// cpu
module cpu(clock,reset,imem_addr,imem_data,dmem_addr,dmem_we,dmem_wdata,dmem_rdata);
Size: about 2200 cells after synthesis, about 300 flip-flops, about 16000 um^2 of cells after synthesis.
==> flow/config.mk <==
export PLATFORM = sky130hd
export DESIGN_NAME = cpu
export DESIGN_NICKNAME = cpu
export VERILOG_FILES = /design/flow/design.v
export SDC_FILE = /design/flow/constraint.sdc
export NUM_CORES = 4
export LEC_CHECK = 0
export ABC_AREA = 1
export CAP_MARGIN = 10
export CELL_PAD_IN_SITES_DETAIL_PLACEMENT = 0
export CORE_MARGIN = 2
export CORE_UTILIZATION = 70
export CTS_CLUSTER_DIAMETER = 200
export CTS_CLUSTER_SIZE = 14
export GPL_ROUTABILITY_DRIVEN = 1
export GPL_TIMING_DRIVEN = 1
export PLACE_DENSITY = 0.35
export SETUP_SLACK_MARGIN = 0.57
export SLEW_MARGIN = 10
export TNS_END_PERCENT = 55
==> flow/constraint.sdc <==
create_clock -name core_clock -period 4.0 [get_ports {clock}]
set_input_delay 0.8000 -clock core_clock [delete_from_list [all_inputs] [get_ports {clock}]]
set_output_delay 0.8000 -clock core_clock [all_outputs]
set_load 0.01 [all_outputs]
run.sh (not shown) runs the stock make flow with config.mk's settings and CLKGATE_MAP_FILE=.
The starting point stopped in global routing, error GRT-0232.
Next try:
- CAP_MARGIN: 10 -> 20
- CELL_PAD_IN_SITES_DETAIL_PLACEMENT: 0 -> not set
- CORE_UTILIZATION: 70 -> 68
- CTS_CLUSTER_DIAMETER: 200 -> not set
- CTS_CLUSTER_SIZE: 14 -> not set
- GPL_ROUTABILITY_DRIVEN: 1 -> not set
- GPL_TIMING_DRIVEN: 1 -> not set
- PLACE_DENSITY: 0.35 -> not set
- SETUP_SLACK_MARGIN: 0.57 -> not set
- SLEW_MARGIN: 10 -> 20
- TNS_END_PERCENT: 55 -> not set
- clock period: 4.0 -> 4.77 ns (I/O delays scaled with it)
Effect:
- The changed run finished clean
- die size increases by 2.9%
- synthesized cell count is unchanged
- synthesized area stays the same
Next try:
- CORE_UTILIZATION: 68 -> 72
- CTS_CLUSTER_DIAMETER: not set -> 372
- PLACE_DENSITY_LB_ADDON: not set -> 0.27
- clock period: 4.77 -> 4.08 ns (I/O delays scaled with it)
After rerunning: With this change the flow ran to the end with violations: setup timing. Design area came out higher by a few percent. Via count came out higher by roughly a tenth. Setup slack degrades by 0.51 ns. Total power came out higher by about a fifth. Die size came out lower by a few percent. Clock skew came out higher by 0.023 ns. Area after synthesis does not change.
Next try:
- ABC_AREA: 1 -> not set
- CORE_UTILIZATION: 72 -> 65
- CTS_CLUSTER_DIAMETER: 372 -> not set
- PLACE_DENSITY_LB_ADDON: 0.27 -> not set
- TNS_END_PERCENT: not set -> 5
- clock period: 4.08 -> 6.34 ns (I/O delays scaled with it)
Outcome: The changed run went through all stages and came out clean. Sequential share of layout area goes up by 2.9 points. Final area shrinks by 7.1%. Via count went down by 30%. Maximum frequency shrinks by 25%. Area after synthesis drops by 4.0%. Register-to-register slack improved by 0.79 ns. Total power shrinks by 42%. Global-route usage drops by 12 points.

---

cpu again, from the RTL that the note above started with.
Design cpu, start of the top module:
module cpu(clock,reset,imem_addr,imem_data,dmem_addr,dmem_we,dmem_wdata,dmem_rdata);
clock: 10.1 ns
lec_check: 0
abc_area: 1
cap_margin: 20
cell_pad_in_sites_detail_placement: 1
cell_pad_in_sites_global_placement: 2
core_margin: 2
core_utilization: 40
gpl_routability_driven: 0
gpl_timing_driven: 0
hold_slack_margin: 0.18
max_routing_layer: met4
min_routing_layer: met1
setup_slack_margin: 0.24
slew_margin: 35
The baseline completed without violations.
Rerun with:
Settings changed: ABC_AREA 1 to not set, CELL_PAD_IN_SITES_DETAIL_PLACEMENT 1 to not set, CELL_PAD_IN_SITES_GLOBAL_PLACEMENT 2 to not set, GPL_ROUTABILITY_DRIVEN 0 to not set, GPL_TIMING_DRIVEN 0 to not set, HOLD_SLACK_MARGIN 0.18 to not set, MAX_ROUTING_LAYER met4 to not set, MIN_ROUTING_LAYER met1 to not set, SETUP_SLACK_MARGIN 0.24 to not set, SLEW_MARGIN 35 to 20.
Clock period 10.1 ns to 7.2 ns, I/O delays scaled along.
Result: The changed run passed the timing, design-rule and antenna checks; global-route usage came out lower by 11 points; area after synthesis went down by a few percent; power increases by a quarter to a third; wire length came out lower by a quarter to a third; die size fell by a few percent.
Rerun with:
Settings changed: ABC_AREA set to 1, CORE_UTILIZATION 40 to 72, PLACE_DENSITY_LB_ADDON set to 0.27.
Clock period 7.2 ns to 4.19 ns, I/O delays scaled along.
This time the run completed, yet does not pass: negative setup slack. Combinational power rises to 2.6 times its value. Sequential power climbs by well over a third. First-iteration DRC count goes up by well over a third. Cell area climbs by a few percent. Register-to-register slack got worse by 700 ps.
Rerun with:
Settings changed: ABC_AREA 1 to not set, CORE_UTILIZATION 72 to 40, PLACE_DENSITY_LB_ADDON 0.27 to not set, SETUP_SLACK_MARGIN set to 1.42, SLEW_MARGIN 20 to 35.
Clock period 4.19 ns to 8.0 ns, I/O delays scaled along.
Outcome: Now the flow ran to the end with no violations; die area rose by 71%; wire length decreases by 13%; fmax fell by 30%; non-clock buffer count decreases by 33; worst setup slack improves by 2000 ps; power is lower by 49%; utilization decreases by 35 points.
Rerun with:
Settings changed: CORE_UTILIZATION 40 to 23, SETUP_SLACK_MARGIN 1.42 to not set, SLEW_MARGIN 35 to 20.
Clock period 8.0 ns to 7.2 ns, I/O delays scaled along.
After rerunning: The changed run passed the timing, design-rule and antenna checks. Routed wire length rises by 7.3%. Global-route usage fell by 8.5 points. Power is higher by about 15%. Clock skew goes down by 8.8 ps. Worst setup slack got worse by 1300 ps. Flip-flop count stays the same. Worst hold slack gains 3.5 ps. Fmax fell by 7.1%.
Rerun with:
Settings changed: ABC_AREA set to 1, CORE_UTILIZATION 23 to 72, HOLD_SLACK_MARGIN set to 0.3, PLACE_DENSITY_LB_ADDON set to 0.27, SETUP_SLACK_MARGIN set to 1.22.
Clock period 7.2 ns to 4.19 ns, I/O delays scaled along.
Effect: The new run aborted during 5_1_grt. Synthesized cell count climbs by 38%. Die area fell by about 66%. Area after synthesis rose by about 4%.

---

Setup of run A:
Starting RTL as in the previous note.
// cpu
module cpu(clock,reset,imem_addr,imem_data,dmem_addr,dmem_we,dmem_wdata,dmem_rdata);
Settings: LEC_CHECK=0, ABC_AREA=1, CAP_MARGIN=10, CELL_PAD_IN_SITES_DETAIL_PLACEMENT=0, CORE_MARGIN=2, CORE_UTILIZATION=66, CTS_CLUSTER_DIAMETER=31, CTS_CLUSTER_SIZE=90, GPL_ROUTABILITY_DRIVEN=1, GPL_TIMING_DRIVEN=1, HOLD_SLACK_MARGIN=0.18, SLEW_MARGIN=20, TNS_END_PERCENT=55; clock period 5.09 ns.
--- input diff run A..run B ---
- setting SETUP_SLACK_MARGIN to 0.75 for the first time
- changing TNS_END_PERCENT from 55 to 90
- changing CORE_UTILIZATION from 66 to 68
Notes after the runs:
- Status: non-clock inverter count in the final layout parity (run B, run A)
- Comparing run B against run A, there is no change at all in count of boundary I/O pins.
- Run A reports its endpoint of the most critical setup path as fetch.pc[6] while run B reports fetch.pc[8].
- The met2 usage in global routing reported for run B is greater than that of run A by 9.8 points.
- Compared run A against run B; total placed instance area within noise.
- Delta (run B minus run A): total power after layout moved down; wire length of the first global-routing pass shows an increase of about 13%.
- Worst hold slack | run B below run A
- Run B against run A: met1 global-route usage now larger; power drawn by the sequential cells comparable; post-synthesis cell count comparable; area of the die now smaller.
The following lists how run C was set up differently from run B:
- clearing TNS_END_PERCENT, which used to be 90
- clearing HOLD_SLACK_MARGIN, which used to be 0.18
- clearing CTS_CLUSTER_DIAMETER, which used to be 31
- clearing ABC_AREA, which used to be 1
- swapping 10 for 20 in CAP_MARGIN
- swapping 68 for 54 in CORE_UTILIZATION
- clearing SETUP_SLACK_MARGIN, which used to be 0.75
- swapping 90 for 95 in CTS_CLUSTER_SIZE
- clearing GPL_TIMING_DRIVEN, which used to be 1
- clearing GPL_ROUTABILITY_DRIVEN, which used to be 1
- clearing CELL_PAD_IN_SITES_DETAIL_PLACEMENT, which used to be 0
- swapping 5.09 for 3.59 in the clock period (ns, I/O delays scaled along)
==> comparison <==
- Compared to run B, run C has overall die area 5200 sq um higher.
- Dominant power group: clock -> run B, registers -> run C
- Going from run B to run C, final setup slack of the worst path dropped 1670 ps; share of cell area taken by flip-flops and latches shrank by 0.42 points; number of cells in the yosys synthesis report decreased 598; number of non-clock inverters in the layout decreased by about 90% relative to the old numbers; wire length went down 30%.
- Relative to run B, run C degrades power.
- Run C: complete, dirty (negative setup slack)
#### Input delta (run D over run C)
- clearing CTS_CLUSTER_SIZE, which used to be 95
- swapping 54 for 40 in CORE_UTILIZATION
- swapping 3.59 for 8.0 in the clock period (ns, I/O delays scaled along)
Results
No stage failed in run D, and the final checks on the layout all came back clean. Number of multi-input logic gates across run D and run C: no real change. Going from run C to run D, clock period minus final worst setup slack grows by 2370 ps. As far as number of hold-slack violations in the final timing report goes, run C and run D are indistinguishable; the numbers are identical. Run D against run C: sequential share of layout area saw an increase, reported sequential group power dropped about 55%, final core utilization decreased by 22 points relative to the old numbers, buffers plus inverters on the worst setup path went down by 3.
Edits applied to the flow inputs when going from run D to run E:
- setting MIN_ROUTING_LAYER to met2 for the first time
- setting CELL_PAD_IN_SITES_GLOBAL_PLACEMENT to 2 for the first time
- setting MAX_ROUTING_LAYER to met4 for the first time
- changing SLEW_MARGIN from 20 to 35
- setting GPL_ROUTABILITY_DRIVEN to 0 for the first time
- setting ABC_AREA to 1 for the first time
- setting SETUP_SLACK_MARGIN to 1.42 for the first time
fetch.pc[12] as the capturing element of the worst setup path was reported by run D, and fetch.pc[11] by run E. Going from run D to run E, final standard cell area without fillers has increased; floorplan utilization decreased by 0.29 points relative to the old numbers. From run D to run E the numbers moved as follows: post-synthesis mux area share shrank by 12 points; simple-gate share of the synthesized area higher. Run D reports its cell with the biggest individual delay on the critical path as sky130_fd_sc_hd__mux2_4 while run E reports sky130_fd_sc_hd__nand2_4.
No activity file was given, so power comes from the tool's default toggle rates.
